<file path="flow/run.sh">
#!/bin/bash
# the make line also repeats each setting of config.mk as NAME=value (left out here)
make -C /OpenROAD-flow-scripts/flow DESIGN_CONFIG=/design/flow/config.mk WORK_HOME=/design/flow/orfs CLKGATE_MAP_FILE= finish
</file>
<file path="flow/config.mk">
export PLATFORM = sky130hd
export DESIGN_NAME = rv32i_mc
export DESIGN_NICKNAME = rv32i_mc
export VERILOG_FILES = /design/flow/design.v
export SDC_FILE = /design/flow/constraint.sdc
export NUM_CORES = 4
export LEC_CHECK = 0
export CAP_MARGIN = 25
export CELL_PAD_IN_SITES_GLOBAL_PLACEMENT = 3
export CORE_MARGIN = 2
export CORE_UTILIZATION = 38
export GPL_ROUTABILITY_DRIVEN = 0
export GPL_TIMING_DRIVEN = 1
export PLACE_DENSITY_LB_ADDON = 0.07
export SETUP_SLACK_MARGIN = -0.09
export SLEW_MARGIN = 20
</file>
<file path="flow/constraint.sdc">
create_clock -name core_clock -period 6.53 [get_ports {clk}]
set_input_delay 1.3060 -clock core_clock [delete_from_list [all_inputs] [get_ports {clk}]]
set_output_delay 1.3060 -clock core_clock [all_outputs]
set_load 0.01 [all_outputs]
</file>
<file path="flow/design.v">
`default_nettype none
`timescale 1ns / 10ps
module alu(
    input [3:0] aluControl,
    input [31:0] aluIn1,
    input [31:0] aluIn2,
    output logic [31:0] aluRes,
    output wire isZero
);
  always_comb begin
    case (aluControl)
      4'b0000: aluRes = aluIn1 + aluIn2;
      4'b0001: aluRes = aluIn1 - aluIn2;
      4'b0011: aluRes = (aluIn1 | aluIn2);
      4'b0010: aluRes = (aluIn1 & aluIn2);
      4'b0110: aluRes = (aluIn1 ^ aluIn2);
      4'b0101: aluRes = {31'b0, {(($signed(aluIn1) < $signed(aluIn2)))}};
      4'b0111: aluRes = {31'b0, {(aluIn1 < aluIn2)}};
      4'b1000: aluRes = aluIn1 << aluIn2[4:0];
      4'b1001: aluRes = aluIn1 >> aluIn2[4:0];
      4'b1010: aluRes = $signed(aluIn1) >>> aluIn2[4:0];
      default: aluRes = 32'b0;
    endcase
  end
  assign isZero = (aluRes == 32'b0);
endmodule
`default_nettype none
`timescale 1ns / 10ps
module immgen (
    input [31:0] instr,
    output logic [31:0] imm
);
wire [31:0] Uimm = {instr[31], instr[30:12], {12{1'b0}}};
wire [31:0] Iimm = {{21{instr[31]}}, instr[30:20]};
wire [31:0] Simm = {{21{instr[31]}}, instr[30:25], instr[11:7]};
wire [31:0] Bimm = {{20{instr[31]}}, instr[7], instr[30:25], instr[11:8], 1'b0};
wire [31:0] Jimm = {{12{instr[31]}}, instr[19:12], instr[20], instr[30:21], 1'b0};
wire isALUimm = (instr[6:0] == 7'b0010011);   
wire isBranch = (instr[6:0] == 7'b1100011);   
wire isJALR = (instr[6:0] == 7'b1100111);   
wire isJAL = (instr[6:0] == 7'b1101111);   
wire isAUIPC = (instr[6:0] == 7'b0010111);   
wire isLUI = (instr[6:0] == 7'b0110111);   
wire isLoad = (instr[6:0] == 7'b0000011);   
wire isStore = (instr[6:0] == 7'b0100011);   
wire isUtype = isAUIPC || isLUI;
wire isItype = isALUimm || isJALR || isLoad;
wire isStype = isStore;
wire isBtype = isBranch;
wire isJtype = isJAL;
always_comb begin
    if (isUtype) imm = Uimm;
    else if (isItype) imm = Iimm;
    else if (isStype) imm = Simm;
    else if (isBtype) imm = Bimm;
    else if (isJtype) imm = Jimm;
    else imm = 32'b0;
end
endmodule
`default_nettype none
`timescale 1ns / 10ps
module regfile (
    input clk,
    input write_en,
    input [4:0] A1,
    input [4:0] A2,
    input [4:0] A3,
    input [31:0] WD,
    output wire [31:0] RD1,
    output wire [31:0] RD2
);
reg [31:0] RegisterFile [32];
assign RD1 = (A1 != 0) ? RegisterFile[A1] : 0;
assign RD2 = (A2 != 0) ? RegisterFile[A2] : 0;
always @(posedge clk) begin
    if((write_en) && (A3 != 32'b0)) begin
        RegisterFile[A3] <= WD;
    end
end
endmodule
`default_nettype none
`timescale 1ns / 10ps
module controller (
    input clk,
    input rst,
    input [6:0] opcode,
    input [2:0] funct3,
    input funct7_5,
    input aluIsZero,
    output logic PCWrite,
    output logic AdrSrc,
    output logic MemWrite,
    output logic IRWrite,
    output logic [1:0] ResultSrc,
    output logic [3:0] aluControl,
    output logic [1:0] ALUSrcB,
    output logic [1:0] ALUSrcA,
    output logic RegWrite
);
localparam FETCH = 5'd0, DECODE = 5'd1, MEMADR = 5'd2, MEMREAD = 5'd3, MEMWB = 5'd4,
MEMWRITE = 5'd5, EXECUTER = 5'd6, ALUWB = 5'd7, EXECUTEI = 5'd8, JAL = 5'd9,
JALR = 5'd10, LUI = 5'd11, AUIPC = 5'd12,
BEQ = 5'd13, BNE = 5'd14, BLT = 5'd15, BGE = 5'd16, BLTU = 5'd17, BGEU = 5'd18;
reg [4:0] state;
reg [4:0] next_state;
logic PCUpdate;
logic Branch;
logic BranchSel;
logic BranchCondition;
assign BranchCondition = BranchSel ? (!aluIsZero) : aluIsZero;
assign PCWrite = ((BranchCondition & Branch) || PCUpdate);
always @(posedge clk) begin
    if (rst)
        state <= FETCH;
    else
        state <= next_state;
end
always_comb begin
    case(state)
      FETCH:
        next_state = DECODE;
      DECODE: begin
        case(opcode)
          7'b0000011, 7'b0100011, 7'b1100111: next_state = MEMADR;
          7'b0110011: next_state = EXECUTER;
          7'b0010011: next_state = EXECUTEI;
          7'b1101111: next_state = JAL;
          7'b0110111: next_state = LUI;
          7'b0010111: next_state = AUIPC;
          7'b1100011: begin
            case(funct3)
              3'b000: next_state = BEQ;
              3'b001: next_state = BNE;
              3'b100: next_state = BLT;
              3'b101: next_state = BGE;
              3'b110: next_state = BLTU;
              3'b111: next_state = BGEU;
              default: next_state = DECODE;
            endcase
          end
          default: next_state = DECODE;
        endcase
      end
      MEMADR: begin
        case(opcode)
          7'b0000011: next_state = MEMREAD;
          7'b0100011: next_state = MEMWRITE;
          7'b1100111: next_state = JALR;
          default: next_state = MEMADR;
        endcase
      end
      EXECUTER, EXECUTEI, AUIPC, JAL, JALR: next_state = ALUWB;
      MEMREAD: next_state = MEMWB;
      MEMWRITE, MEMWB, ALUWB, LUI: next_state = FETCH;
      BEQ, BNE, BLT, BGE, BLTU, BGEU: next_state = FETCH;
      default: next_state = state;
    endcase
end
logic [1:0] ALUOp;
always_comb begin
    AdrSrc = 1'b0;
    ALUSrcA = 2'b00;
    ALUSrcB = 2'b00;
    ALUOp = 2'b00;
    ResultSrc = 2'b10;
    IRWrite = 1'b0;
    RegWrite = 1'b0;
    MemWrite = 1'b0;
    PCUpdate = 1'b0;
    Branch = 1'b0;
    BranchSel = 1'b0;
    case(state)
      FETCH: begin
        ALUSrcB = 2'b10;
        IRWrite = 1'b1;
        PCUpdate = 1'b1;
      end
      DECODE: begin
        ALUSrcA = 2'b01;
        ALUSrcB = 2'b01;
      end
      EXECUTER: begin
        ALUSrcA = 2'b10;
        ALUSrcB = 2'b00;
        ALUOp = 2'b10;
      end
      EXECUTEI: begin
        ALUSrcA = 2'b10;
        ALUSrcB = 2'b01;
        ALUOp = 2'b10;
      end
      LUI: begin
        ALUSrcA = 2'b11;
        ALUSrcB = 2'b01;
        ResultSrc = 2'b10;
        RegWrite = 1'b1;
      end
      AUIPC: begin
        ALUSrcA = 2'b01;
        ALUSrcB = 2'b01;
      end
      JAL: begin
        ALUSrcA = 2'b01;
        ALUSrcB = 2'b10;
        ResultSrc = 2'b00;
        PCUpdate = 1'b1;
      end
      ALUWB: begin
        ResultSrc = 2'b00;
        RegWrite = 1'b1;
        ALUSrcB = 2'b10;
      end
      JALR: begin
        ResultSrc = 2'b00;
        ALUSrcA = 2'b01;
        ALUSrcB = 2'b10;
        PCUpdate = 1'b1;
      end
      MEMADR: begin
        ALUSrcA = 2'b10;
        ALUSrcB = 2'b01;
      end
      MEMREAD: begin
        ALUSrcA = 2'b10;
        ALUSrcB = 2'b01;
        ResultSrc = 2'b00;
        AdrSrc = 1'b1;
      end
      MEMWRITE: begin
        ALUSrcA = 2'b10;
        ALUSrcB = 2'b01;
        ResultSrc = 2'b00;
        AdrSrc = 1'b1;
        MemWrite = 1'b1;
      end
      MEMWB: begin
        ALUSrcA = 2'b10;
        ALUSrcB = 2'b01;
        ResultSrc = 2'b01;
        RegWrite = 1'b1;
      end
      BEQ, BNE, BLT, BGE, BLTU, BGEU: begin
        ALUSrcA = 2'b10;
        ALUSrcB = 2'b00;
        ALUOp = 2'b01;
        ResultSrc = 2'b00;
        Branch = 1'b1;
        BranchSel = (state == BNE) || (state == BLT) || (state == BLTU);
      end
      default: ;
    endcase
end
always_comb begin
    case(ALUOp)
      2'b00: aluControl = 4'b0000;
      2'b01: begin
        case(funct3)
          3'b000, 3'b001: aluControl = 4'b0001;  
          3'b100, 3'b101: aluControl = 4'b0101;  
          3'b110, 3'b111: aluControl = 4'b0111;  
          default: aluControl = 4'b0000;
        endcase
      end
      2'b10: begin
        case(funct3)
          3'b000: begin
            if({opcode[5], funct7_5} == 2'b11) begin
              aluControl = 4'b0001;
            end else begin
              aluControl = 4'b0000;
            end
          end
          3'b101: begin
            if(funct7_5 == 1'b1) begin
              aluControl = 4'b1010;
            end else begin
              aluControl = 4'b1001;
            end
          end
          3'b001: aluControl = 4'b1000;
          3'b010: aluControl = 4'b0101;
          3'b011: aluControl = 4'b0111;
          3'b100: aluControl = 4'b0110;
          3'b110: aluControl = 4'b0011;
          3'b111: aluControl = 4'b0010;
          default: aluControl = 4'b0000;
        endcase
      end
      default: aluControl = 4'b0000;
    endcase
end
endmodule
`default_nettype none
`timescale 1ns / 10ps
module rv32i_mc (
    input clk,
    input rst,
    output wire [31:0] mem_addr,
    output wire [3:0] mem_wstrb,
    output wire [31:0] mem_wdata,
    input [31:0] mem_rdata
);
reg [31:0] pc;
always @(posedge clk) begin
  if(rst) begin
    pc <= 32'h1000;
  end else if(PCWrite) begin
    pc <= res;
  end
end
wire [31:0] Adr;
wire [31:0] instr;
wire [31:0] data;
reg decode;
reg [31:0] ir;
always @(posedge clk) begin
  decode <= IRWrite;
  if(decode) begin
    ir <= mem_rdata;
  end
end
assign instr = decode ? mem_rdata : ir;
wire [2:0] funct3 = instr[14:12];
wire [1:0] ld_off = aluOut[1:0];
wire [15:0] ld_half = ld_off[1] ? mem_rdata[31:16] : mem_rdata[15:0];
logic [7:0] ld_byte;
always_comb begin
  case (ld_off)
    2'b00: ld_byte = mem_rdata[7:0];
    2'b01: ld_byte = mem_rdata[15:8];
    2'b10: ld_byte = mem_rdata[23:16];
    default: ld_byte = mem_rdata[31:24];
  endcase
end
assign data = funct3[1] ? mem_rdata :
              funct3[0] ? {{16{ld_half[15] & ~funct3[2]}}, ld_half} :
                          {{24{ld_byte[7] & ~funct3[2]}}, ld_byte};
wire [1:0] st_off = Adr[1:0];
logic [3:0] st_strb;
always_comb begin
  if (funct3[1]) st_strb = 4'b1111;
  else if (funct3[0]) st_strb = st_off[1] ? 4'b1100 : 4'b0011;
  else st_strb = 4'b0001 << st_off;
end
assign mem_wstrb = MemWrite ? st_strb : 4'b0000;
assign mem_wdata = funct3[1] ? B :
                   funct3[0] ? {2{B[15:0]}} :
                               {4{B[7:0]}};
assign mem_addr = Adr;
assign Adr = AdrSrc ? res : pc;
reg [31:0] oldpc;
always @(posedge clk) begin
  if(IRWrite) begin
    oldpc <= pc;
  end
end
wire [31:0] imm;
immgen immgen (
  .instr(instr),
  .imm(imm)
);
wire [4:0] A1 = instr[19:15];
wire [4:0] A2 = instr[24:20];
wire [4:0] A3 = instr[11:7];
wire [31:0] RD1;
wire [31:0] RD2;
regfile regfile (
  .clk(clk),
  .write_en(RegWrite),
  .A1(A1),
  .A2(A2),
  .A3(A3),
  .WD(res),
  .RD1(RD1),
  .RD2(RD2)
);
reg [31:0] A;
reg [31:0] B;
always @(posedge clk) begin
  A <= RD1;
  B <= RD2;
end
logic [31:0] aluIn1;
logic [31:0] aluIn2;
wire [31:0] aluRes;
wire isZero;
always_comb begin
  case (ALUSrcA)
    2'b00: aluIn1 = pc;
    2'b01: aluIn1 = oldpc;
    2'b10: aluIn1 = A;
    default: aluIn1 = 0;
  endcase
  case (ALUSrcB)
    2'b00: aluIn2 = B;
    2'b01: aluIn2 = imm;
    2'b10: aluIn2 = 32'd4;
    2'b11: aluIn2 = aluOut;
    default: aluIn2 = 0;
  endcase
end
alu alu (
  .aluControl(aluControl),
  .aluIn1(aluIn1),
  .aluIn2(aluIn2),
  .aluRes(aluRes),
  .isZero(isZero)
);
reg [31:0] aluOut;
always @(posedge clk) begin
  aluOut <= aluRes;
end
logic [31:0] res;
always_comb begin
  case (ResultSrc)
    2'b00: res = aluOut;
    2'b01: res = data;
    2'b10: res = aluRes;
    default: res = 0;
  endcase
end
wire PCWrite;
wire AdrSrc;
wire MemWrite;
wire IRWrite;
wire [1:0] ResultSrc;
wire [3:0] aluControl;
wire [1:0] ALUSrcB;
wire [1:0] ALUSrcA;
wire RegWrite;
controller controller (
  .clk(clk),
  .rst(rst),
  .opcode(instr[6:0]),
  .funct3(instr[14:12]),
  .funct7_5(instr[30]),
  .aluIsZero(isZero),
  .PCWrite(PCWrite),
  .AdrSrc(AdrSrc),
  .MemWrite(MemWrite),
  .IRWrite(IRWrite),
  .ResultSrc(ResultSrc),
  .aluControl(aluControl),
  .ALUSrcB(ALUSrcB),
  .ALUSrcA(ALUSrcA),
  .RegWrite(RegWrite)
);
endmodule
</file>
==> impl_table.tex, run 1 <==
% Synthesis and place-and-route results
\begin{tabular}{lr}
\hline
Metric & Value \\
\hline
\multicolumn{2}{l}{\textbf{Setup path}} \\
Crit. path cell count & 27 \\
Reg-to-reg slack, setup & -0.82 ns \\
Type of the worst setup path & reg2out \\
Worst reg2reg path startpoint & decode\$\_DFF\_P\_ \\
Capturing element type of the critical path & output port \\
Critical path fanouts, max & 5 \\
Required time at the endpoint of the critical path & 5.22 ns \\
Most prevalent standard cell on the critical path & buf\_6 \\
WP buf/inv & 7 \\
Cell count of the worst reg-to-reg path & 35 \\
Cell type of the slowest stage on the worst timing path & or4\_4 \\
Endpoint of the most critical setup path & mem\_addr[29] \\
Worst r2r dst & pc[28]\$\_SDFFE\_PP0P\_ \\
CP startpoint kind & flop \\
Delay of the slowest cell on the worst path & 0.58 ns \\
Timing startpoint of the critical path & controller.state[7]\$\_DFF\_P\_ \\
Arrival time worst endpoint & about 6.5 ns \\
Category of cells accounting for the largest share of critical-path delay & AND-OR/OR-AND gates \\
\multicolumn{2}{l}{\textbf{Synthesis}} \\
Library cell with the highest instance count after synthesis & nand2\_1 \\
Synthesis warning total & 5 \\
Number of flops mapped to enable cells by yosys & 1056 \\
Area share of the leading cell type in the synthesized netlist & 46.2\% \\
Post-synth ARST share & 0\% \\
Area share of fa/ha/maj cells after synthesis & 1.86\% \\
Largest area contributor in the synthesized netlist & edfxtp\_1 \\
Ranking of synthesized cells by area & edfxtp\_1, nand2\_1, nand3\_1 \\
Most used standard cells in the synthesized netlist & nand2\_1, edfxtp\_1, nand3\_1, clkbuf\_1, nor2\_1 \\
XOR/XNOR Area Share & 0.255\% \\
Cell count after synthesis & 7310 \\
Commonest flop & edfxtp\_1 \\
Post-synthesis register bit count & 1236 \\
Prevailing logic family in the synthesized netlist & simple AND/OR/NAND/NOR gates \\
Post-synthesis compound-gate area fraction & 14.1\% \\
Mux cell area share & 4.73\% \\
Yosys chip area & 68700 um\^{}2 \\
Number of cells in the yosys synthesis report & 7310 \\
Mean Syn Cell Area & 9.40 um\^{}2 \\
Sequential-to-total area share from yosys stat & between 50\% and 60\% \\
Simple Share, Synth & 23.3\% \\
Cell area after synthesis & just under 70000 um\^{}2 \\
Unique cell types & 120 \\
\multicolumn{2}{l}{\textbf{Route}} \\
Count of TritonRoute iterations in the first routing pass & 6 \\
Drt initial violations & 8591 \\
Routed wire length & about 360 mm \\
DRC & 0 \\
DR vias/cell & 6.26 \\
Total vias in the final route & 67900 \\
Post-DR wirelength/cell & 33.3 um \\
Detail Route Antenna Nets & 0 \\
\multicolumn{2}{l}{\textbf{Global route}} \\
Number of global-route vias before repair & 64200 \\
Met1 routing resource usage after global routing & 50.5\% \\
Busiest grt layer & met2 \\
Fraction of met3 tracks used by global routing & 7.24\% \\
Final global-route overflow total & 0 \\
Pin count of the biggest net entering global routing & 127 \\
Antenna violations before repair & 15 \\
Global-route wire length before repair & $\sim$500 mm \\
Total routing usage reported by global routing & 38.0\% \\
Met2 capacity usage during global routing & between 50\% and 60\% \\
\multicolumn{2}{l}{\textbf{Floorplanning}} \\
CORE AREA & 180000 um\^{}2 \\
Top-level I/O count & 102 \\
Core utilization at floorplan & 38.1\% \\
DIE AREA & 184000 um\^{}2 \\
Height of the chip & 429 um \\
Standard-cell rows & 156 \\
Die X-Extent & 429 um \\
\multicolumn{2}{l}{\textbf{STA}} \\
Final Slew Violations & 0 \\
Fraction of the cycle the final worst path needs & 119\% \\
Peak clock frequency supported by timing & 129 MHz \\
Min Clock Period, post-route & 7.76 ns \\
Tightest slew margin relative to the limit & 23.0\% \\
Worst Clk Skew & 0.0499 ns \\
Transition time at the pin with the least slew margin & 1.16 ns \\
Finish-stage setup viols & 68 \\
Final setup slack of the worst path & -1.23 ns \\
Hold Fails Final Rpt & 0 \\
Unrepaired setup endpoints after global routing & true \\
\multicolumn{2}{l}{\textbf{Final layout}} \\
Count of fill cells added during filler insertion & $\sim$17000 \\
Final net count & 8477 \\
Area growth from synthesis to layout & 30.1\% \\
Post-Layout Inst Area & 89400 um\^{}2 \\
\multicolumn{2}{l}{\textbf{Clocking}} \\
CTS hold repair buffers & 0 \\
Sink count of the clock tree & 1236 \\
Clock H-tree levels & 4 \\
Clk slew on worst S/H paths & 0.06 ns \\
Library cell used as clock root buffer & clkbuf\_16 \\
Maximum root-to-sink buffer count & 3 \\
Number of buffers created by CTS & 146 \\
Clock insertion delay at the later pin of the skew report & 0.83 ns \\
CTS tree & yes \\
\multicolumn{2}{l}{\textbf{Power and ir drop}} \\
Share of total power in combinational logic & 39.1\% \\
Power of the sequential group & 10500 uW \\
Switching part of the total power & 37.8\% \\
Standby leakage power & about 0.034 uW \\
Net switching component of the power & between 10000 and 15000 uW \\
Portion of total power attributed to the clock network & 26.5\% \\
Cell internal power dissipation & 18900 uW \\
Worst-case vdd ir drop & 0.000293 V \\
Pwr top & combinational logic \\
Power per unit of standard cell area & 340 nW/um\^{}2 \\
Power attributed to combinational cells & 11900 uW \\
Power attributed to the clock group & between 8000 and 9000 uW \\
Portion of total power attributed to sequential cells & 34.4\% \\
\multicolumn{2}{l}{\textbf{Min path}} \\
Worst Min Path Start & pc[4]\$\_SDFFE\_PP0P\_ \\
Hold Crit Endpoint & oldpc[4]\$\_DFFE\_PP\_ \\
Classification of the worst-slack hold path & reg2reg \\
Hold-critical path depth & 0 \\
\multicolumn{2}{l}{\textbf{Placed design}} \\
Count of buffers from port buffering & 101 \\
Standard cell area after detailed placement & 81500 um\^{}2 \\
Post-placement worst setup slack & -2.50 ns \\
Total half-perimeter wirelength after legalization and detailed placement & 236 mm \\
\multicolumn{2}{l}{\textbf{Flow run}} \\
Tool Warnings & 110 \\
Max-Cap Viols & 0 \\
\multicolumn{2}{l}{\textbf{Run status}} \\
Run status & finished with violations \\
Layout check fault list & negative setup slack \\
\hline
\end{tabular}
==> layout make-up <==
type                       instances  area, um^2  area share, %
sequential                      1236       35300           39.5
multi-input combinational       5370       33500           37.4
antenna                            7        17.5         0.0196
timing repair buffer            1438       12400           13.9
clock buffer                     189        3910           4.37
inverter                         150         607          0.679
tap                             2370        2970           3.32
clock inverter                    76         693          0.775
==> per-layer routing <==
metal  routed length (um)  vias to the layer above
met5                   81                        -
met4                27500                        8
met3                33900                     1020
met2               155000                     4148
met1               144000                    33700
li1                     -                    29000
==> repair_timing <==
| action | in CTS | in global routing |
|---|---|---|
| gates cloned | 8 | 1 |
| resized | 490 | 169 |
| setup endpoints to repair | 260 | 68 |
| buffers inserted | 83 | 41 |
| pin swaps | 182 | 139 |
==> through the flow <==
step | util, % | hold slack (ns) | total power (uW) | cells | TNS, ns
finish | 49.6 | 0.514 | 30400 | 10800 | -59.16
floorplan | - | 0.438 | 15000 | 7341 | -37.40
global route | 49.6 | 0.532 | 31200 | 10800 | -67.36
global placement | 45.2 | 0.482 | 21200 | 10400 | -764.18
detailed placement | 45.2 | 0.497 | 21200 | 10400 | -803.85
CTS | 49.1 | 0.512 | 29900 | 10800 | -58.86
==> inputs of run 2 (changes only) <==
clock period = 6.57 ns   (was 6.53 ns; I/O delays follow)
==> run 2 against run 1 <==
Effect of this change: the layout still fails its checks (negative setup slack); synthesized cell count unchanged; global-route usage decreased by 0.54 points; flip-flop count unchanged; sequential share of layout area about the same; register-to-register slack improved by 0.23 ns; count of clock-buffer cells in the layout increased by 12; utilization about the same; clock power decreased by 3.5%; critical path type is now in2out; critical endpoint is now mem_addr[27].
==> impl_table.tex, run 2 <==
% Synthesis and place-and-route results
\begin{tabular}{lr}
\hline
Metric & Value \\
\hline
\multicolumn{2}{l}{\textbf{Setup path}} \\
Type of the worst setup path & in2out \\
CP startpoint kind & primary input \\
Most prevalent standard cell on the critical path & buf\_6 \\
WP buf/inv & 8 \\
Crit. path cell count & 27 \\
Category of cells accounting for the largest share of critical-path delay & AND-OR/OR-AND gates \\
Timing startpoint of the critical path & mem\_rdata[4] \\
Worst r2r dst & pc[3]\$\_SDFFE\_PP0P\_ \\
Required time at the endpoint of the critical path & roughly 5.3 ns \\
Worst reg2reg path startpoint & decode\$\_DFF\_P\_ \\
Endpoint of the most critical setup path & mem\_addr[27] \\
Arrival time worst endpoint & 6.59 ns \\
Critical path fanouts, max & 5 \\
Delay of the slowest cell on the worst path & 0.60 ns \\
Cell count of the worst reg-to-reg path & 36 \\
Capturing element type of the critical path & output port \\
Cell type of the slowest stage on the worst timing path & or4\_4 \\
Reg-to-reg slack, setup & -0.59 ns \\
\multicolumn{2}{l}{\textbf{Power and ir drop}} \\
Power per unit of standard cell area & 333 nW/um\^{}2 \\
Portion of total power attributed to the clock network & 26.0\% \\
Total power & 29800 uW \\
Switching part of the total power & 37.0\% \\
Pwr top & combinational logic \\
Net switching component of the power & 11000 uW \\
Share of total power in combinational logic & between 30\% and 40\% \\
Cell internal power dissipation & 18700 uW \\
Worst-case vdd ir drop & 0.000239 V \\
Portion of total power attributed to sequential cells & between 30\% and 40\% \\
Power attributed to combinational cells & between 10000 and 15000 uW \\
Power attributed to the clock group & 7760 uW \\
Power of the sequential group & 10300 uW \\
Standby leakage power & 0.0342 uW \\
\multicolumn{2}{l}{\textbf{STA}} \\
Final Slew Violations & 0 \\
Unrepaired setup endpoints after global routing & true \\
Peak clock frequency supported by timing & 127 MHz \\
Finish-stage setup viols & 68 \\
Min Clock Period, post-route & roughly 7.9 ns \\
Hold Fails Final Rpt & 0 \\
Sum of negative setup slack & -54.21 ns \\
Final setup slack of the worst path & -1.33 ns \\
Tightest slew margin relative to the limit & between 20 and 30\% \\
Worst Clk Skew & around 0.057 ns \\
Transition time at the pin with the least slew margin & 1.10 ns \\
Fraction of the cycle the final worst path needs & 120\% \\
\multicolumn{2}{l}{\textbf{Global route}} \\
Busiest grt layer & met2 \\
Fraction of met3 tracks used by global routing & 8.50\% \\
Number of global-route vias before repair & approximately 63000 \\
Antenna violations before repair & 15 \\
Met1 routing resource usage after global routing & 50.9\% \\
Total routing usage reported by global routing & 37.4\% \\
Global-route wire length before repair & around 490 mm \\
Pin count of the biggest net entering global routing & between 100 and 150 \\
Met2 capacity usage during global routing & 55.2\% \\
Final global-route overflow total & 0 \\
\multicolumn{2}{l}{\textbf{Clocking}} \\
Maximum root-to-sink buffer count & 3 \\
CTS tree & yes \\
Sink count of the clock tree & 1236 \\
Library cell used as clock root buffer & clkbuf\_16 \\
Clock insertion delay at the later pin of the skew report & slightly above 0.8 ns \\
Number of buffers created by CTS & between 100 and 150 \\
Clock H-tree levels & 4 \\
Clk slew on worst S/H paths & 0.05 ns \\
CTS hold repair buffers & 0 \\
\multicolumn{2}{l}{\textbf{Flow run}} \\
Tool Warnings & approximately 100 \\
Max-Cap Viols & 0 \\
\multicolumn{2}{l}{\textbf{Synthesis}} \\
Mux cell area share & approximately 4.7\% \\
Yosys chip area & 68700 um\^{}2 \\
Largest area contributor in the synthesized netlist & edfxtp\_1 \\
Post-synth ARST share & 0\% \\
XOR/XNOR Area Share & 0.255\% \\
Area share of the leading cell type in the synthesized netlist & between 40\% and 50\% \\
Cell area after synthesis & 68700 um\^{}2 \\
Cell count after synthesis & 7310 \\
Synthesis warning total & 5 \\
Library cell with the highest instance count after synthesis & nand2\_1 \\
Most used standard cells in the synthesized netlist & nand2\_1, edfxtp\_1, nand3\_1, clkbuf\_1, nor2\_1 \\
Prevailing logic family in the synthesized netlist & simple AND/OR/NAND/NOR gates \\
Simple Share, Synth & 23.3\% \\
Commonest flop & edfxtp\_1 \\
Number of flops mapped to enable cells by yosys & 1056 \\
Area share of fa/ha/maj cells after synthesis & approximately 1.9\% \\
Mean Syn Cell Area & 9.40 um\^{}2 \\
Post-synthesis register bit count & about 1200 \\
Post-synthesis compound-gate area fraction & around 14\% \\
Ranking of synthesized cells by area & edfxtp\_1, nand2\_1, nand3\_1 \\
Number of cells in the yosys synthesis report & 7310 \\
Unique cell types & 120 \\
Sequential-to-total area share from yosys stat & 51.4\% \\
\multicolumn{2}{l}{\textbf{Route}} \\
DR vias/cell & around 6.2 \\
Post-DR wirelength/cell & roughly 33 um \\
Total vias in the final route & 67500 \\
DRC & 0 \\
Drt initial violations & 8843 \\
Detail Route Antenna Nets & 0 \\
Routed wire length & 356 mm \\
Count of TritonRoute iterations in the first routing pass & 6 \\
\multicolumn{2}{l}{\textbf{Floorplanning}} \\
Die X-Extent & $\sim$430 um \\
Core utilization at floorplan & 38.1\% \\
Height of the chip & 429 um \\
DIE AREA & 184000 um\^{}2 \\
Top-level I/O count & 102 \\
Standard-cell rows & 156 \\
CORE AREA & 180000 um\^{}2 \\
\multicolumn{2}{l}{\textbf{Run status}} \\
Layout check fault list & negative setup slack \\
Run status & finished with violations \\
\multicolumn{2}{l}{\textbf{Min path}} \\
Worst Min Path Start & pc[19]\$\_SDFFE\_PP0P\_ \\
Classification of the worst-slack hold path & reg2reg \\
Hold-critical path depth & 0 \\
Hold Crit Endpoint & oldpc[19]\$\_DFFE\_PP\_ \\
\multicolumn{2}{l}{\textbf{Final layout}} \\
Final net count & 8468 \\
Share of the core filled with cells & roughly half \\
Area growth from synthesis to layout & 30.0\% \\
Post-Layout Inst Area & between 80000 and 90000 um\^{}2 \\
\multicolumn{2}{l}{\textbf{Placed design}} \\
Count of buffers from port buffering & about 100 \\
Total half-perimeter wirelength after legalization and detailed placement & 232 mm \\
Standard cell area after detailed placement & around 80000 um\^{}2 \\
\hline
\end{tabular}
[run 2: metal layers]
layer  part of all wire, %  up-vias  wire [um]
met5                 0.017        -         59
met4                   6.4        8      22800
met3                    10      888      37200
met2                    43     4066     151000
met1                    41    33500     144000
li1                      -    29000          -
[run 2: layout make-up]
cell class | instances | area (um^2)
Sequential cell | 1236 | 35300
Fill cell | 16700 | 90800
Tap cell | 2370 | 2970
Inverter | 150 | 622
Clock buffer | 201 | 4010
Multi-Input combinational cell | 5370 | 33400
Antenna cell | 2 | 5.00
Clock inverter | 55 | 429
Timing Repair Buffer | 1431 | 12600
[run 2: metrics by stage]
step                instances  hold slack, ns  setup slack (ns)
CTS                     10800           0.521             -1.23
global placement        10400           0.499             -2.28
finish                  10800           0.520             -1.33
global route            10800           0.535             -1.37
detailed placement      10400           0.506             -2.40
floorplan                7341           0.438             -1.28
[run 2: timing repair]
item / 4_1_cts / 5_1_grt
pin swaps: 181 / 111
setup endpoints to repair: 132 / 68
gates cloned: 9 / 0
resized: 513 / 174
setup buffers: 126 / 45
==> inputs of run 3 (changes only) <==
CORE_UTILIZATION = 27   (was 38)
GPL_TIMING_DRIVEN = 0   (was 1)
clock period = 11.3 ns   (was 6.57 ns; I/O delays follow)
==> run 3 against run 2 <==
Effect of this change: wire length rose by 38%; critical endpoint is now mem_addr[14]; clock power decreased by 34%; sequential share of layout area up 1.8 points; clock skew down 0.020 ns; design area down 4.4%; largest cell class unchanged; the layout still fails its checks (negative setup slack); largest power group unchanged.
==> impl_table.tex, run 3 <==
% Synthesis and place-and-route results
\begin{tabular}{lr}
\hline
Metric & Value \\
\hline
\multicolumn{2}{l}{\textbf{Final layout}} \\
Area growth from synthesis to layout & 24.3\% \\
Final net count & 8013 \\
\multicolumn{2}{l}{\textbf{Synthesis}} \\
Commonest flop & edfxtp\_1 \\
Yosys chip area & 68700 um\^{}2 \\
Post-synth ARST share & 0\% \\
Post-synthesis compound-gate area fraction & roughly 14\% \\
Number of flops mapped to enable cells by yosys & 1056 \\
Number of cells in the yosys synthesis report & 7310 \\
Area share of the leading cell type in the synthesized netlist & 46.2\% \\
Simple Share, Synth & 23.3\% \\
Cell count after synthesis & 7310 \\
Cell area after synthesis & 68700 um\^{}2 \\
Largest area contributor in the synthesized netlist & edfxtp\_1 \\
Library cell with the highest instance count after synthesis & nand2\_1 \\
Post-synthesis register bit count & between 1000 and 1500 \\
Mean Syn Cell Area & 9.40 um\^{}2 \\
Sequential-to-total area share from yosys stat & 51.4\% \\
Mux cell area share & between 4 and 5\% \\
Most used standard cells in the synthesized netlist & nand2\_1, edfxtp\_1, nand3\_1, clkbuf\_1, nor2\_1 \\
Area share of fa/ha/maj cells after synthesis & 1.86\% \\
Synthesis warning total & 5 \\
Unique cell types & 120 \\
Ranking of synthesized cells by area & edfxtp\_1, nand2\_1, nand3\_1 \\
Prevailing logic family in the synthesized netlist & simple AND/OR/NAND/NOR gates \\
XOR/XNOR Area Share & less than 1\% \\
\multicolumn{2}{l}{\textbf{Global route}} \\
Antenna violations before repair & 58 \\
Pin count of the biggest net entering global routing & 34 \\
Total routing usage reported by global routing & 37.0\% \\
Number of global-route vias before repair & 63200 \\
Final global-route overflow total & 0 \\
Global-route wire length before repair & between 600 and 700 mm \\
\multicolumn{2}{l}{\textbf{Power and ir drop}} \\
Power attributed to combinational cells & 7630 uW \\
Pwr top & combinational logic \\
Portion of total power attributed to the clock network & 27.2\% \\
Share of total power in combinational logic & 40.8\% \\
Worst-case vdd ir drop & 0.000146 V \\
Power attributed to the clock group & around 5100 uW \\
Total power & 18700 uW \\
Power per unit of standard cell area & 219 nW/um\^{}2 \\
Switching part of the total power & a little over two fifths \\
Cell internal power dissipation & 10600 uW \\
Standby leakage power & 0.0308 uW \\
Power of the sequential group & 6000 uW \\
Net switching component of the power & 8140 uW \\
Portion of total power attributed to sequential cells & 32.0\% \\
\multicolumn{2}{l}{\textbf{Setup path}} \\
Required time at the endpoint of the critical path & 9.04 ns \\
Endpoint of the most critical setup path & mem\_addr[14] \\
Critical path fanouts, max & 11 \\
WP buf/inv & 7 \\
Delay of the slowest cell on the worst path & 0.67 ns \\
Cell count of the worst reg-to-reg path & 29 \\
Arrival time worst endpoint & 9.28 ns \\
Cell type of the slowest stage on the worst timing path & a21oi\_1 \\
Category of cells accounting for the largest share of critical-path delay & AND-OR/OR-AND gates \\
CP startpoint kind & primary input \\
Capturing element type of the critical path & output port \\
Worst r2r dst & pc[28]\$\_SDFFE\_PP0P\_ \\
Crit. path cell count & 22 \\
Sequence of cells on the critical path & dlygate4sd2\_1 > nand4b\_4 > a221oi\_4 > nor3\_2 > o21ai\_4 > buf\_12 > nand2\_4 > inv\_2 > buf\_2 > buf\_2 > buf\_2 > ha\_1 > nor2\_1 > a21oi\_1 > o21ai\_1 > o21ai\_0 > a21oi\_1 > o21ai\_1 > nor2\_1 > o32ai\_4 > mux2\_2 > clkdlybuf4s50\_1 \\
Most prevalent standard cell on the critical path & buf\_2 \\
Type of the worst setup path & in2out \\
Timing startpoint of the critical path & mem\_rdata[3] \\
Reg-to-reg slack, setup & around 2.4 ns \\
Worst reg2reg path startpoint & controller.state[18]\$\_DFF\_P\_ \\
\multicolumn{2}{l}{\textbf{Floorplanning}} \\
Top-level I/O count & around 100 \\
Die X-Extent & 508 um \\
Height of the chip & about 510 um \\
CORE AREA & 253000 um\^{}2 \\
Standard-cell rows & $\sim$190 \\
Core utilization at floorplan & 27.1\% \\
DIE AREA & around 260000 um\^{}2 \\
\multicolumn{2}{l}{\textbf{Route}} \\
Count of TritonRoute iterations in the first routing pass & 8 \\
Detail Route Antenna Nets & 0 \\
Post-DR wirelength/cell & $\sim$43 um \\
Routed wire length & between 400 and 500 mm \\
DR vias/cell & 6.13 \\
Total vias in the final route & 70000 \\
DRC & 0 \\
Drt initial violations & 11900 \\
\multicolumn{2}{l}{\textbf{STA}} \\
Tightest slew margin relative to the limit & 13.4\% \\
Worst hold margin & 0.525 ns \\
Fraction of the cycle the final worst path needs & 102\% \\
Unrepaired setup endpoints after global routing & true \\
Finish-stage setup viols & 14 \\
Final setup slack of the worst path & -0.244 ns \\
Hold Fails Final Rpt & 0 \\
Peak clock frequency supported by timing & between 80 and 90 MHz \\
Final Slew Violations & 0 \\
Worst Clk Skew & 0.0373 ns \\
Min Clock Period, post-route & 11.54 ns \\
Transition time at the pin with the least slew margin & around 1.3 ns \\
\multicolumn{2}{l}{\textbf{Clocking}} \\
CTS hold repair buffers & 0 \\
Number of buffers created by CTS & 158 \\
Clk slew on worst S/H paths & approximately 0.060 ns \\
Sink count of the clock tree & 1236 \\
Library cell used as clock root buffer & clkbuf\_16 \\
CTS tree & yes \\
Maximum root-to-sink buffer count & 3 \\
Clock insertion delay at the later pin of the skew report & 0.84 ns \\
Clock H-tree levels & 4 \\
\multicolumn{2}{l}{\textbf{Placed design}} \\
Count of buffers from port buffering & 100 \\
Post-placement worst setup slack & -4.32 ns \\
Total half-perimeter wirelength after legalization and detailed placement & 379 mm \\
\multicolumn{2}{l}{\textbf{Min path}} \\
Classification of the worst-slack hold path & reg2reg \\
Worst Min Path Start & ir[0]\$\_DFF\_P\_ \\
Hold-critical path depth & 1 \\
Hold Crit Endpoint & ir[0]\$\_DFF\_P\_ \\
\multicolumn{2}{l}{\textbf{Flow run}} \\
Max-Cap Viols & 0 \\
Tool Warnings & 94 \\
\multicolumn{2}{l}{\textbf{Run status}} \\
Run status & finished with violations \\
Layout check fault list & negative setup slack \\
\hline
\end{tabular}
==> run 3: what timing repair did <==
item,4_1_cts,5_1_grt
hold endpoints to repair,0,0
pin swaps,36,31
setup buffers,48,15
setup endpoints to repair,233,27
resized,211,62
==> run 3: layout make-up <==
| type | count | area (um^2) |
|---|---|---|
| fillers | 26100 | 168000 |
| plain buffers | 563 | 2600 |
| clock buffers | 206 | 4300 |
| flip-flops and latches | 1236 | 35300 |
| inverters | 150 | 612 |
| diodes | 33 | 82.6 |
| multi-input cells | 5370 | 32200 |
| clock inverters | 82 | 703 |
| well taps | 3366 | 4210 |
| repair buffers | 399 | 5370 |
==> run 3: through the flow <==
step / instance area, um^2 / instances / TNS, ns / utilization, %
finish: 85400 / 11400 / -1.26 / 33.7
global route: 85300 / 11400 / -0.796 / 33.7
CTS: 84800 / 11400 / -0.712 / 33.5
detailed placement: 78900 / 11000 / -697.10 / 31.1
global placement: 74000 / 10800 / -5232.27 / 29.2
floorplan: 68800 / 7341 / -0.0785 / -
==> run 3: metal layers <==
metal  share of wire, %  vias up  global-route usage [%]
met3                 12      684                    11.6
met1                 44    36300                    53.4
met5              0.020        -                       0
met4                4.1       14                    12.7
met2                 40     4782                    51.4
li1                   -    28200                       -
==> inputs of run 4 (changes only) <==
CELL_PAD_IN_SITES_GLOBAL_PLACEMENT = 0   (was 3)
CORE_UTILIZATION = 56   (was 27)
CTS_CLUSTER_SIZE = 62   (was unset)
GPL_ROUTABILITY_DRIVEN = 1   (was 0)
GPL_TIMING_DRIVEN = 1   (was 0)
HOLD_SLACK_MARGIN = 0.3   (was unset)
SETUP_SLACK_MARGIN = 1.56   (was -0.09)
clock period = 6.53 ns   (was 11.3 ns; I/O delays follow)
==> run 4 against run 3 <==
Effect of this change: the layout still fails its checks (negative setup slack); highest routed layer unchanged; area after synthesis is the same; largest power group unchanged; critical path depth is 8 higher; synthesized cell count is the same; worst setup slack worse by 1.5 ns; count of clock-buffer cells in the layout shrank 68; worst hold slack improved by 0.012 ns; die size is 51% lower; flip-flop count unchanged; total power increased by 56%; critical endpoint is now mem_addr[25].
==> impl_table.tex, run 4 <==
% Synthesis and place-and-route results
\begin{tabular}{lr}
\hline
Metric & Value \\
\hline
\multicolumn{2}{l}{\textbf{Power and ir drop}} \\
Share of total power in combinational logic & 42.0\% \\
Net switching component of the power & between 10000 and 15000 uW \\
Standby leakage power & 0.0342 uW \\
Power per unit of standard cell area & 331 nW/um\^{}2 \\
Power of the sequential group & 10300 uW \\
Portion of total power attributed to the clock network & a little under a quarter \\
Pwr top & combinational logic \\
Power attributed to combinational cells & 12300 uW \\
Cell internal power dissipation & about 18000 uW \\
Power attributed to the clock group & roughly 6600 uW \\
Worst-case vdd ir drop & 0.000356 V \\
Portion of total power attributed to sequential cells & around a third \\
Switching part of the total power & 37.7\% \\
\multicolumn{2}{l}{\textbf{STA}} \\
Final setup slack of the worst path & -1.79 ns \\
Hold Fails Final Rpt & 0 \\
Transition time at the pin with the least slew margin & 1.18 ns \\
Peak clock frequency supported by timing & 120 MHz \\
Finish-stage setup viols & 68 \\
Unrepaired setup endpoints after global routing & true \\
Fraction of the cycle the final worst path needs & 127\% \\
Tightest slew margin relative to the limit & 21.3\% \\
Worst Clk Skew & 0.0585 ns \\
Min Clock Period, post-route & a little over 8 ns \\
Final Slew Violations & 0 \\
\multicolumn{2}{l}{\textbf{Placed design}} \\
Total half-perimeter wirelength after legalization and detailed placement & roughly 220 mm \\
Final estimated routing congestion in global placement & approximately 1.1 \\
Standard cell area after detailed placement & approximately 81000 um\^{}2 \\
Post-placement worst setup slack & -3.25 ns \\
Count of buffers from port buffering & just over 100 \\
\multicolumn{2}{l}{\textbf{Clocking}} \\
Clock insertion delay at the later pin of the skew report & 0.79 ns \\
Library cell used as clock root buffer & clkbuf\_16 \\
Clk slew on worst S/H paths & $\sim$0.070 ns \\
Maximum root-to-sink buffer count & 3 \\
Sink count of the clock tree & 1236 \\
Number of buffers created by CTS & between 100 and 150 \\
CTS tree & yes \\
Clock H-tree levels & 3 \\
CTS hold repair buffers & 0 \\
\multicolumn{2}{l}{\textbf{Min path}} \\
Classification of the worst-slack hold path & reg2reg \\
Worst Min Path Start & pc[27]\$\_SDFFE\_PP0P\_ \\
Hold-critical path depth & 0 \\
Hold Crit Endpoint & oldpc[27]\$\_DFFE\_PP\_ \\
\multicolumn{2}{l}{\textbf{Global route}} \\
Final global-route overflow total & 0 \\
Met2 capacity usage during global routing & 79.4\% \\
Number of global-route vias before repair & 70000 \\
Total routing usage reported by global routing & 53.1\% \\
Antenna violations before repair & 21 \\
Busiest grt layer & met2 \\
Global-route wire length before repair & 483 mm \\
Fraction of met3 tracks used by global routing & approximately a fifth \\
Met1 routing resource usage after global routing & 60.2\% \\
Pin count of the biggest net entering global routing & 181 \\
\multicolumn{2}{l}{\textbf{Setup path}} \\
Type of the worst setup path & reg2out \\
Required time at the endpoint of the critical path & 5.22 ns \\
Endpoint of the most critical setup path & mem\_addr[25] \\
Most prevalent standard cell on the critical path & buf\_6 \\
Arrival time worst endpoint & 7.01 ns \\
Category of cells accounting for the largest share of critical-path delay & AND-OR/OR-AND gates \\
WP buf/inv & 11 \\
Reg-to-reg slack, setup & -1.03 ns \\
Crit. path cell count & 30 \\
Cell count of the worst reg-to-reg path & 39 \\
Worst reg2reg path startpoint & decode\$\_DFF\_P\_ \\
Worst r2r dst & pc[25]\$\_SDFFE\_PP0P\_ \\
Critical path fanouts, max & 8 \\
Cell type of the slowest stage on the worst timing path & a221o\_1 \\
Capturing element type of the critical path & output port \\
CP startpoint kind & flop \\
Delay of the slowest cell on the worst path & roughly 0.42 ns \\
Timing startpoint of the critical path & decode\$\_DFF\_P\_ \\
\multicolumn{2}{l}{\textbf{Floorplanning}} \\
DIE AREA & 126000 um\^{}2 \\
CORE AREA & around 120000 um\^{}2 \\
Die X-Extent & 354 um \\
Height of the chip & 354 um \\
Core utilization at floorplan & 56.4\% \\
Standard-cell rows & 128 \\
Top-level I/O count & 102 \\
\multicolumn{2}{l}{\textbf{Synthesis}} \\
Sequential-to-total area share from yosys stat & 51.4\% \\
Simple Share, Synth & 23.3\% \\
Library cell with the highest instance count after synthesis & nand2\_1 \\
Synthesis warning total & 5 \\
Yosys chip area & a little under 70000 um\^{}2 \\
Post-synth ARST share & 0\% \\
Mean Syn Cell Area & 9.40 um\^{}2 \\
Prevailing logic family in the synthesized netlist & simple AND/OR/NAND/NOR gates \\
Post-synthesis compound-gate area fraction & 14.1\% \\
Unique cell types & 120 \\
XOR/XNOR Area Share & less than 1\% \\
Mux cell area share & 4.73\% \\
Area share of the leading cell type in the synthesized netlist & 46.2\% \\
Most used standard cells in the synthesized netlist & nand2\_1, edfxtp\_1, nand3\_1, clkbuf\_1, nor2\_1 \\
Commonest flop & edfxtp\_1 \\
Largest area contributor in the synthesized netlist & edfxtp\_1 \\
Number of cells in the yosys synthesis report & approximately 7300 \\
Post-synthesis register bit count & approximately 1200 \\
Ranking of synthesized cells by area & edfxtp\_1, nand2\_1, nand3\_1 \\
Cell area after synthesis & 68700 um\^{}2 \\
Area share of fa/ha/maj cells after synthesis & 1.86\% \\
Number of flops mapped to enable cells by yosys & 1056 \\
Cell count after synthesis & 7310 \\
\multicolumn{2}{l}{\textbf{Final layout}} \\
Post-Layout Inst Area & 88200 um\^{}2 \\
Register area & 35300 um\^{}2 \\
Count of fill cells added during filler insertion & 8058 \\
Comb area & 33300 um\^{}2 \\
Final net count & 8503 \\
Area growth from synthesis to layout & 28.3\% \\
\multicolumn{2}{l}{\textbf{Route}} \\
DR vias/cell & 7.27 \\
DRC & 0 \\
Detail Route Antenna Nets & 0 \\
Total vias in the final route & between 70000 and 80000 \\
Post-DR wirelength/cell & 34.3 um \\
Drt initial violations & around 15000 \\
Routed wire length & 346 mm \\
Count of TritonRoute iterations in the first routing pass & 13 \\
\multicolumn{2}{l}{\textbf{Flow run}} \\
Tool Warnings & roughly 120 \\
Max-Cap Viols & 0 \\
\multicolumn{2}{l}{\textbf{Run status}} \\
Run status & finished with violations \\
Layout check fault list & negative setup slack \\
\hline
\end{tabular}
run 4: routing by layer:
layer  up-vias  wire, um
li1      29000         -
met1     33900    105000
met2      7815    146000
met3      2632     53000
met4        18     41000
met5         -       306
run 4: repair_timing:
| action | in CTS | in global routing |
|---|---|---|
| setup endpoints to repair | 1164 | 1167 |
| gates resized | 521 | 199 |
| pin swaps | 208 | 142 |
| buffers inserted | 79 | 50 |
| gates cloned | 2 | 4 |
run 4: layout make-up:
cell class | count | area share (%)
Antenna cell | 9 | 0.0255
Clock buffer | 138 | 3.35
Clock inverter | 62 | 0.722
Inverter | 150 | 0.705
Multi-Input combinational cell | 5370 | 37.8
Sequential cell | 1236 | 40.1
Tap cell | 1625 | 2.31
Timing Repair Buffer | 1498 | 15.1
run 4: stage by stage:
| step | total power (uW) | hold WS (ns) | std cells | util, % | setup TNS [ns] |
|---|---|---|---|---|---|
| 2_1_floorplan | 15000 | 0.438 | 7341 | - | -38.45 |
| 3_3_place_gp | 20800 | 0.498 | 9741 | 66.6 | -1099.91 |
| 3_5_place_dp | 20900 | 0.507 | 9742 | 66.6 | -1104.50 |
| 4_1_cts | 28100 | 0.526 | 10000 | 71.4 | -67.38 |
| 5_1_grt | 29600 | 0.539 | 10100 | 72.4 | -84.61 |
| 6_report | 29200 | 0.537 | 10100 | 72.4 | -76.95 |
==> inputs of run 5 (changes only) <==
ABC_AREA = 1   (was unset)
CELL_PAD_IN_SITES_GLOBAL_PLACEMENT = 3   (was 0)
CORE_MARGIN = 7   (was 2)
CORE_UTILIZATION = 27   (was 56)
CTS_CLUSTER_DIAMETER = 71   (was unset)
CTS_CLUSTER_SIZE = unset   (was 62)
GPL_ROUTABILITY_DRIVEN = 0   (was 1)
GPL_TIMING_DRIVEN = 0   (was 1)
HOLD_SLACK_MARGIN = unset   (was 0.3)
MAX_ROUTING_LAYER = met5   (was unset)
PLACE_DENSITY_LB_ADDON = 0.16   (was 0.07)
SETUP_SLACK_MARGIN = -0.09   (was 1.56)
SLEW_MARGIN = 30   (was 20)
TNS_END_PERCENT = 55   (was unset)
clock period = 11.3 ns   (was 6.53 ns; I/O delays follow)
==> run 5 against run 4 <==
Effect of this change: the layout still fails its checks (negative setup slack); clock skew shrank 0.018 ns; critical path type is now in2out; critical path depth grew 6; global-route usage shrank 18 points; sequential power shrank 42%; count of clock-buffer cells in the layout grew 48; wire length grew 44%; via count shrank 0.20%; sequential share of layout area grew 1.3 points; flip-flop count is the same; clock power shrank 23%; first-iteration DRC count shrank 24%.
==> impl_table.tex, run 5 <==
% Synthesis and place-and-route results
\begin{tabular}{lr}
\hline
Metric & Value \\
\hline
\multicolumn{2}{l}{\textbf{Route}} \\
Total vias in the final route & between 70000 and 80000 \\
Routed wire length & 499 mm \\
Post-DR wirelength/cell & 40.8 um \\
Count of TritonRoute iterations in the first routing pass & 7 \\
DRC & 0 \\
Drt initial violations & around 12000 \\
Detail Route Antenna Nets & 0 \\
DR vias/cell & 5.97 \\
\multicolumn{2}{l}{\textbf{Synthesis}} \\
Post-synthesis register bit count & 1236 \\
Mean Syn Cell Area & roughly 8.4 um\^{}2 \\
Area share of fa/ha/maj cells after synthesis & 1.85\% \\
Commonest flop & edfxtp\_1 \\
Mux cell area share & 0\% \\
Post-synth ARST share & 0\% \\
XOR/XNOR Area Share & less than 1\% \\
Sequential-to-total area share from yosys stat & roughly half \\
Synthesis warning total & 5 \\
Simple Share, Synth & 19.9\% \\
Library cell with the highest instance count after synthesis & nand2\_1 \\
Prevailing logic family in the synthesized netlist & simple AND/OR/NAND/NOR gates \\
Cell count after synthesis & between 8000 and 9000 \\
Number of cells in the yosys synthesis report & 8242 \\
Post-synthesis compound-gate area fraction & 19.2\% \\
Yosys chip area & around 70000 um\^{}2 \\
Unique cell types & 63 \\
Area share of the leading cell type in the synthesized netlist & 45.9\% \\
Most used standard cells in the synthesized netlist & nand2\_1, edfxtp\_1, o21ai\_0, nand3\_1, inv\_1 \\
Largest area contributor in the synthesized netlist & edfxtp\_1 \\
Ranking of synthesized cells by area & edfxtp\_1, nand2\_1, o21ai\_0 \\
Cell area after synthesis & 69100 um\^{}2 \\
Number of flops mapped to enable cells by yosys & about 1100 \\
\multicolumn{2}{l}{\textbf{STA}} \\
Fraction of the cycle the final worst path needs & 102\% \\
Worst Clk Skew & about 0.040 ns \\
Min Clock Period, post-route & 11.48 ns \\
Unrepaired setup endpoints after global routing & true \\
Final Slew Violations & 0 \\
Final setup slack of the worst path & -0.183 ns \\
Finish-stage setup viols & 3 \\
Peak clock frequency supported by timing & between 80 and 90 MHz \\
Transition time at the pin with the least slew margin & 1.20 ns \\
Tightest slew margin relative to the limit & 19.4\% \\
Hold Fails Final Rpt & 0 \\
\multicolumn{2}{l}{\textbf{Clocking}} \\
Clock insertion delay at the later pin of the skew report & 0.85 ns \\
Number of buffers created by CTS & 154 \\
Maximum root-to-sink buffer count & 3 \\
Clk slew on worst S/H paths & approximately 0.06 ns \\
Clock H-tree levels & 4 \\
Sink count of the clock tree & 1236 \\
Library cell used as clock root buffer & clkbuf\_16 \\
CTS hold repair buffers & 0 \\
CTS tree & yes \\
\multicolumn{2}{l}{\textbf{Setup path}} \\
Delay of the slowest cell on the worst path & 0.58 ns \\
Capturing element type of the critical path & output port \\
Endpoint of the most critical setup path & mem\_addr[21] \\
Most prevalent standard cell on the critical path & nand2\_1 \\
Category of cells accounting for the largest share of critical-path delay & buffers and inverters \\
Worst r2r dst & pc[26]\$\_SDFFE\_PP0P\_ \\
Cell type of the slowest stage on the worst timing path & clkdlybuf4s50\_1 \\
CP startpoint kind & primary input \\
Timing startpoint of the critical path & mem\_rdata[1] \\
Required time at the endpoint of the critical path & 9.04 ns \\
Crit. path cell count & 36 \\
Critical path fanouts, max & 14 \\
Cell count of the worst reg-to-reg path & 32 \\
WP buf/inv & 11 \\
Type of the worst setup path & in2out \\
Worst reg2reg path startpoint & controller.state[7]\$\_DFF\_P\_ \\
Reg-to-reg slack, setup & 3.14 ns \\
Arrival time worst endpoint & $\sim$9.2 ns \\
\multicolumn{2}{l}{\textbf{Placed design}} \\
Standard cell area after detailed placement & 79300 um\^{}2 \\
Total half-perimeter wirelength after legalization and detailed placement & 380 mm \\
Count of buffers from port buffering & 101 \\
\multicolumn{2}{l}{\textbf{Global route}} \\
Final global-route overflow total & 0 \\
Pin count of the biggest net entering global routing & 35 \\
Total routing usage reported by global routing & a little over a third \\
Global-route wire length before repair & 641 mm \\
Number of global-route vias before repair & 66800 \\
Antenna violations before repair & just over 60 \\
\multicolumn{2}{l}{\textbf{Floorplanning}} \\
CORE AREA & 254000 um\^{}2 \\
DIE AREA & 270000 um\^{}2 \\
Die X-Extent & 520 um \\
Standard-cell rows & between 150 and 200 \\
Top-level I/O count & 102 \\
Height of the chip & 520 um \\
Core utilization at floorplan & 27.2\% \\
\multicolumn{2}{l}{\textbf{Power and ir drop}} \\
Share of total power in combinational logic & around two fifths \\
Worst-case vdd ir drop & 0.000196 V \\
Portion of total power attributed to sequential cells & 31.9\% \\
Pwr top & combinational logic \\
Portion of total power attributed to the clock network & 27.3\% \\
Cell internal power dissipation & 10600 uW \\
Power attributed to the clock group & slightly above 5000 uW \\
Switching part of the total power & 43.6\% \\
Power of the sequential group & 5970 uW \\
Net switching component of the power & 8150 uW \\
Power per unit of standard cell area & between 200 and 250 nW/um\^{}2 \\
Standby leakage power & about 0.033 uW \\
Power attributed to combinational cells & about 7600 uW \\
\multicolumn{2}{l}{\textbf{Final layout}} \\
Share of the core filled with cells & between 30\% and 40\% \\
Area growth from synthesis to layout & 23.4\% \\
Post-Layout Inst Area & 85300 um\^{}2 \\
Final net count & 8858 \\
\multicolumn{2}{l}{\textbf{Min path}} \\
Worst Min Path Start & pc[5]\$\_SDFFE\_PP0P\_ \\
Classification of the worst-slack hold path & reg2reg \\
Hold-critical path depth & 0 \\
Hold Crit Endpoint & oldpc[5]\$\_DFFE\_PP\_ \\
\multicolumn{2}{l}{\textbf{Flow run}} \\
Tool Warnings & $\sim$94 \\
Max-Cap Viols & 0 \\
\multicolumn{2}{l}{\textbf{Run status}} \\
Run status & finished with violations \\
Layout check fault list & negative setup slack \\
\hline
\end{tabular}
[run 5: layer usage]
metal  global-route usage [%]  vias up  wire (um)
met5                    0.622        -        226
met4                     24.5        6      43100
met3                     9.74     1284      52900
met2                     53.1     5349     213000
met1                     43.2    36500     190000
li1                         -    30100          -
[run 5: stage by stage]
step	total power, uW	cells	worst slack [ns]	hold WS, ns	TNS (ns)
floorplan	8860	8273	1.67	0.408	0
global placement	12700	11700	-7.93	0.411	-2355.18
detailed placement	13200	11900	-2.54	0.413	-68.74
CTS	18400	12200	-0.121	0.425	-0.800
global route	19000	12200	-0.267	0.443	-1.88
finish	18700	12300	-0.183	0.427	-0.345
[run 5: cell type report]
cell class / instances / area (um^2)
inverters: 793 / 3010
well taps: 3366 / 4210
diodes: 41 / 103
repair buffers: 312 / 5070
repair inverters: 1 / 5.00
multi-input cells: 5653 / 29900
flip-flops and latches: 1236 / 35300
fillers: 26700 / 169000
plain buffers: 572 / 2700
clock buffers: 186 / 4090
clock inverters: 90 / 912
[run 5: timing repair]
action	CTS	global route
pin swaps	7	8
resized	144	80
setup endpoints to repair	35	27
buffers inserted	8	6
cloned	1	1
==> inputs of run 6 (changes only) <==
ABC_AREA = unset   (was 1)
CAP_MARGIN = 20   (was 25)
CELL_PAD_IN_SITES_GLOBAL_PLACEMENT = unset   (was 3)
CORE_MARGIN = 9   (was 7)
CORE_UTILIZATION = 43   (was 27)
CTS_CLUSTER_DIAMETER = unset   (was 71)
GPL_ROUTABILITY_DRIVEN = unset   (was 0)
GPL_TIMING_DRIVEN = unset   (was 0)
MAX_ROUTING_LAYER = unset   (was met5)
PLACE_DENSITY_LB_ADDON = unset   (was 0.16)
SETUP_SLACK_MARGIN = unset   (was -0.09)
SLEW_MARGIN = 20   (was 30)
TNS_END_PERCENT = unset   (was 55)
clock period = 19.4 ns   (was 11.3 ns; I/O delays follow)
==> run 6 against run 5 <==
Effect of this change: the run now finishes clean; sequential share of layout area rose by 4.3 points; combinational power fell by 62%; register-to-register slack improved by 6.4 ns; synthesized cell count fell by 11%; total power fell by 51%; design area fell by 9.4%; clock skew rose by 0.014 ns; non-clock buffer count fell by 559; utilization rose by 15 points; area after synthesis fell by 0.64%; largest cell class unchanged.
==> impl_table.tex, run 6 <==
% Synthesis and place-and-route results
\begin{tabular}{lr}
\hline
Metric & Value \\
\hline
\multicolumn{2}{l}{\textbf{Power and ir drop}} \\
Cell internal power dissipation & between 5000 and 6000 uW \\
Standby leakage power & approximately 0.028 uW \\
Power attributed to the clock group & $\sim$2700 uW \\
Power attributed to combinational cells & 2870 uW \\
Pwr top & registers \\
Total power & a little over 9000 uW \\
Portion of total power attributed to sequential cells & between 30\% and 40\% \\
Power per unit of standard cell area & 118 nW/um\^{}2 \\
Net switching component of the power & roughly 3400 uW \\
Worst-case vdd ir drop & 0.0000844 V \\
Portion of total power attributed to the clock network & between 20 and 30\% \\
Share of total power in combinational logic & 31.5\% \\
Power of the sequential group & 3520 uW \\
Switching part of the total power & 37.7\% \\
\multicolumn{2}{l}{\textbf{Route}} \\
Drt initial violations & 9046 \\
DRC & 0 \\
Total vias in the final route & 63500 \\
Post-DR wirelength/cell & 35.4 um \\
DR vias/cell & 6.75 \\
Detail Route Antenna Nets & 0 \\
Count of TritonRoute iterations in the first routing pass & 9 \\
Routed wire length & approximately 330 mm \\
\multicolumn{2}{l}{\textbf{Synthesis}} \\
Post-synthesis register bit count & 1236 \\
Simple Share, Synth & 23.3\% \\
Commonest flop & edfxtp\_1 \\
Number of flops mapped to enable cells by yosys & 1056 \\
Prevailing logic family in the synthesized netlist & simple AND/OR/NAND/NOR gates \\
Post-synth ARST share & 0\% \\
Cell count after synthesis & between 7000 and 8000 \\
Largest area contributor in the synthesized netlist & edfxtp\_1 \\
Post-synthesis compound-gate area fraction & 14.1\% \\
Sequential-to-total area share from yosys stat & 51.4\% \\
Number of cells in the yosys synthesis report & $\sim$7300 \\
Unique cell types & 120 \\
Mean Syn Cell Area & 9.40 um\^{}2 \\
Yosys chip area & 68700 um\^{}2 \\
Cell area after synthesis & a little under 70000 um\^{}2 \\
Library cell with the highest instance count after synthesis & nand2\_1 \\
Area share of fa/ha/maj cells after synthesis & 1.86\% \\
Area share of the leading cell type in the synthesized netlist & 46.2\% \\
Mux cell area share & 4.73\% \\
Most used standard cells in the synthesized netlist & nand2\_1, edfxtp\_1, nand3\_1, clkbuf\_1, nor2\_1 \\
XOR/XNOR Area Share & 0.255\% \\
Ranking of synthesized cells by area & edfxtp\_1, nand2\_1, nand3\_1 \\
Synthesis warning total & 5 \\
\multicolumn{2}{l}{\textbf{STA}} \\
Unrepaired setup endpoints after global routing & false \\
Tightest slew margin relative to the limit & 23.9\% \\
Transition time at the pin with the least slew margin & 1.14 ns \\
Sum of negative setup slack & 0 ns \\
Final Slew Violations & 0 \\
Hold Fails Final Rpt & 0 \\
Fraction of the cycle the final worst path needs & 84.2\% \\
Worst Clk Skew & 0.0547 ns \\
Min Clock Period, post-route & 16.33 ns \\
Peak clock frequency supported by timing & 61.2 MHz \\
Finish-stage setup viols & 0 \\
Worst hold margin & 0.484 ns \\
Final setup slack of the worst path & 3.07 ns \\
\multicolumn{2}{l}{\textbf{Clocking}} \\
Post-CTS setup buffers & 0 \\
CTS resizes & 0 \\
Number of buffers created by CTS & $\sim$140 \\
Clk slew on worst S/H paths & approximately 0.06 ns \\
Sink count of the clock tree & 1236 \\
Maximum root-to-sink buffer count & 3 \\
CTS tree & yes \\
CTS hold repair buffers & 0 \\
Clock insertion delay at the later pin of the skew report & 0.79 ns \\
Clock H-tree levels & 4 \\
Library cell used as clock root buffer & clkbuf\_16 \\
\multicolumn{2}{l}{\textbf{Setup path}} \\
Endpoint of the most critical setup path & mem\_wstrb[0] \\
Critical path fanouts, max & 35 \\
Most prevalent standard cell on the critical path & a211o\_1 \\
Required time at the endpoint of the critical path & 15.52 ns \\
Worst reg2reg path startpoint & controller.state[0]\$\_DFF\_P\_ \\
Type of the worst setup path & in2out \\
Crit. path cell count & 25 \\
Category of cells accounting for the largest share of critical-path delay & AND-OR/OR-AND gates \\
CP startpoint kind & primary input \\
Reg-to-reg slack, setup & 9.50 ns \\
Cell count of the worst reg-to-reg path & 23 \\
Arrival time worst endpoint & 12.45 ns \\
Capturing element type of the critical path & output port \\
Timing startpoint of the critical path & mem\_rdata[5] \\
Cell type of the slowest stage on the worst timing path & o21ai\_4 \\
WP buf/inv & 4 \\
Delay of the slowest cell on the worst path & $\sim$0.69 ns \\
Worst r2r dst & pc[12]\$\_SDFFE\_PP1P\_ \\
\multicolumn{2}{l}{\textbf{Min path}} \\
Worst Min Path Start & pc[24]\$\_SDFFE\_PP0P\_ \\
Hold Crit Endpoint & oldpc[24]\$\_DFFE\_PP\_ \\
Classification of the worst-slack hold path & reg2reg \\
Hold-critical path depth & 0 \\
\multicolumn{2}{l}{\textbf{Global route}} \\
Final global-route overflow total & 0 \\
Global-route wire length before repair & between 400 and 500 mm \\
Total routing usage reported by global routing & 36.7\% \\
Antenna violations before repair & 11 \\
Number of global-route vias before repair & 58700 \\
Pin count of the biggest net entering global routing & approximately 130 \\
\multicolumn{2}{l}{\textbf{Run status}} \\
Run status & timing/DRC/antenna clean \\
\multicolumn{2}{l}{\textbf{Floorplanning}} \\
Standard-cell rows & 146 \\
DIE AREA & 175000 um\^{}2 \\
Core utilization at floorplan & 43.3\% \\
Top-level I/O count & 102 \\
Die X-Extent & $\sim$420 um \\
CORE AREA & between 150000 and 200000 um\^{}2 \\
Height of the chip & 418 um \\
\multicolumn{2}{l}{\textbf{Final layout}} \\
Area growth from synthesis to layout & 12.5\% \\
Final net count & around 7400 \\
Number of standard cells in the layout, taps in and fillers out & 9411 \\
\multicolumn{2}{l}{\textbf{Placed design}} \\
Post-placement worst setup slack & 3.34 ns \\
Total half-perimeter wirelength after legalization and detailed placement & 216 mm \\
Count of buffers from port buffering & 101 \\
Final estimated routing congestion in global placement & 1.04 \\
Inst Count DP & between 9000 and 10000 \\
\multicolumn{2}{l}{\textbf{Flow run}} \\
Max-Cap Viols & 0 \\
Tool Warnings & 111 \\
\hline
\end{tabular}
-- run 6: layer usage --
| layer | wire length [um] | up-vias | part of all wire [%] | GRT usage [%] |
|---|---|---|---|---|
| li1 | - | 26700 | - | - |
| met1 | 125000 | 31200 | 37 | 47.5 |
| met2 | 144000 | 4627 | 43 | 55.3 |
| met3 | 38200 | 929 | 11 | 8.16 |
| met4 | 25900 | 6 | 7.8 | 23.9 |
| met5 | 61 | - | 0.018 | 0 |
-- run 6: final cells by class --
class                      instances  area [um^2]
tap                             2072         2590
fill                           14600        81300
sequential                      1236        35300
antenna                            3         7.51
clock inverter                    61          768
timing repair buffer             325         2910
clock buffer                     194         3910
inverter                         150          598
multi-input combinational       5370        31200
-- run 6: per-stage QoR --
stage          cell area (um^2)  util (%)
5_1_grt                   77300      48.7
3_3_place_gp              72400      45.7
6_report                  77300      48.7
4_1_cts                   77100      48.6
3_5_place_dp              72400      45.7
2_1_floorplan             68800         -
No activity file was given, so power comes from the tool's default toggle rates.
